==> job 1135: inputs <==
// alu16_top
module alu16_top(clk, valA, valB, aluop, sub, lr, cc, result);
clock: 3.6 ns
lec_check: 0
abc_area: 1
cap_margin: 5
core_aspect_ratio: 1.17
core_margin: 2
core_utilization: 71
cts_cluster_diameter: 47
cts_cluster_size: 25
gpl_routability_driven: 1
hold_slack_margin: 0.05
min_routing_layer: met1
place_density_lb_addon: 0.27
setup_slack_margin: 0.46
slew_margin: 20
run.sh (not shown) runs the stock make flow with config.mk's settings and CLKGATE_MAP_FILE=.
==> job 947: changes against job 1135 <==
- ABC_AREA: 1 -> not set
- CAP_MARGIN: 5 -> 20
- CORE_ASPECT_RATIO: 1.17 -> not set
- CORE_UTILIZATION: 71 -> 40
- CTS_CLUSTER_DIAMETER: 47 -> not set
- CTS_CLUSTER_SIZE: 25 -> not set
- GPL_ROUTABILITY_DRIVEN: 1 -> not set
- HOLD_SLACK_MARGIN: 0.05 -> not set
- MIN_ROUTING_LAYER: met1 -> not set
- PLACE_DENSITY_LB_ADDON: 0.27 -> not set
- SETUP_SLACK_MARGIN: 0.46 -> not set
==> flow/constraint.sdc (replaced) <==
create_clock -name core_clock -period 4.55 [get_ports {clk}]
set_input_delay 0.9100 -clock core_clock [delete_from_list [all_inputs] [get_ports {clk}]]
set_output_delay 0.9100 -clock core_clock [all_outputs]
set_load 0.01 [all_outputs]
==> results.txt <==
Quick summary of the implementation run below.

The run finished with no timing, DRC or antenna violations. The area share of the leading cell type in the synthesized netlist came out at between 15 and 20%. The post-detailed-placement cell area is around 8000 um^2.

The final global-route overflow total is 0. For reference, the post-synthesis area per instance comes to about 7.9 um^2. The total nets after synthesis is between 900 and 1000. The all-layer global routing usage came out at between 30% and 40%.

Per the OpenROAD floorplan log, the area of the die is roughly 18000 um^2. The number of standard cells reported by yosys is 854. The post-synthesis cell type with the largest combined area is dfxtp_1.

The number of setup buffers added after CTS is 0. Looking at the gate-level netlist, the highest instance count belongs to a21oi_1. The met3 capacity usage during global routing came out at under 10%.

For reference, the top cells by area after synthesis are dfxtp_1 (17%), ha_1 (12%), mux2i_1 (6.3%), a21oi_1 (5.0%), mux4_2 (4.4%). The share of the synthesized netlist area taken by xor and xnor gates came out at between 3 and 4%.
Source of the figures above: job 947

==> results.txt <==
Here are the numbers from the latest Yosys + OpenROAD run.

The final global-route overflow total came out at 3. The all-layer global routing usage is slightly below 60%. The post-detailed-placement cell area came out at roughly 6700 um^2. In this run the post-CTS setup repair buffer count came out at 14. The run stopped with a tool error. The synth_stat.txt file lists the number of cells as roughly 980. The tool reported: "[ERROR GRT-0116] Global routing finished with congestion. Check the congestion regions in the DRC Viewer". The overall die size recorded for this design is ~9200 um^2. The area share of the leading cell type in the synthesized netlist came out at 19.17%. The total nets after synthesis is about 1100. The terminating stage of the flow is 5_1_grt.

Global routing used approximately 34% of the available met3 tracks.
Source of the figures above: job 1135


========
==> raven <==
Starting RTL as in the previous note.
clock: 3.1 ns
lec_check: 0
cap_margin: 15
cell_pad_in_sites_detail_placement: 2
core_margin: 2
core_utilization: 40
gpl_timing_driven: 1
hold_slack_margin: 0.12
max_routing_layer: met4
min_routing_layer: met2
place_density_lb_addon: 0.27
slew_margin: 20
==> willow: changes against raven <==
Settings changed: ABC_AREA from default to 0, CAP_MARGIN 15 to 20, CELL_PAD_IN_SITES_DETAIL_PLACEMENT 2 to default, CORE_ASPECT_RATIO from default to 1.17, CORE_UTILIZATION 40 to 66, GPL_ROUTABILITY_DRIVEN from default to 1, GPL_TIMING_DRIVEN 1 to default, HOLD_SLACK_MARGIN 0.12 to default, MAX_ROUTING_LAYER met4 to default, MIN_ROUTING_LAYER met2 to met1, PLACE_DENSITY_LB_ADDON 0.27 to default.
==> flow/constraint.sdc (replaced) <==
create_clock -name core_clock -period 3.61 [get_ports {clk}]
set_input_delay 0.7220 -clock core_clock [delete_from_list [all_inputs] [get_ports {clk}]]
set_output_delay 0.7220 -clock core_clock [all_outputs]
set_load 0.01 [all_outputs]
==> results <==
                                                                                                                      willow                      raven
Floorplan row count                                                                                                        39                         47
Outcome                                                                                             aborted with a tool error  aborted with a tool error
Last stage reached                                                                                       clock tree synthesis         detailed placement
Number of cells in the yosys synthesis report                                                                             854                        854
Synth area leader                                                                                    sky130_fd_sc_hd__dfxtp_1   sky130_fd_sc_hd__dfxtp_1
Chip area                                                                                                           11000 µm²                  17900 µm²
Average footprint of a synthesized cell                                                                              7.87 µm²                   7.87 µm²
Synthesized flop and latch total                                                                                           57                         57
Horizontal die dimension                                                                                              97.3 µm                     134 µm
Core area                                                                                                            9860 µm²                  16500 µm²
Count of unique library cells instantiated by Yosys                                                                        84                         84
Placer Congestion                                                                                                        1.31                       1.13
Core utilization at floorplan                                                                                           68.2%                      40.7%
Vertical die size                                                                                                      113 µm                     134 µm
Arithmetic-cell share of the synthesized area counting full adders, half adders and majority gates                      11.9%                      11.9%
Synthesis area per yosys                                                                                             6720 µm²                   6720 µm²
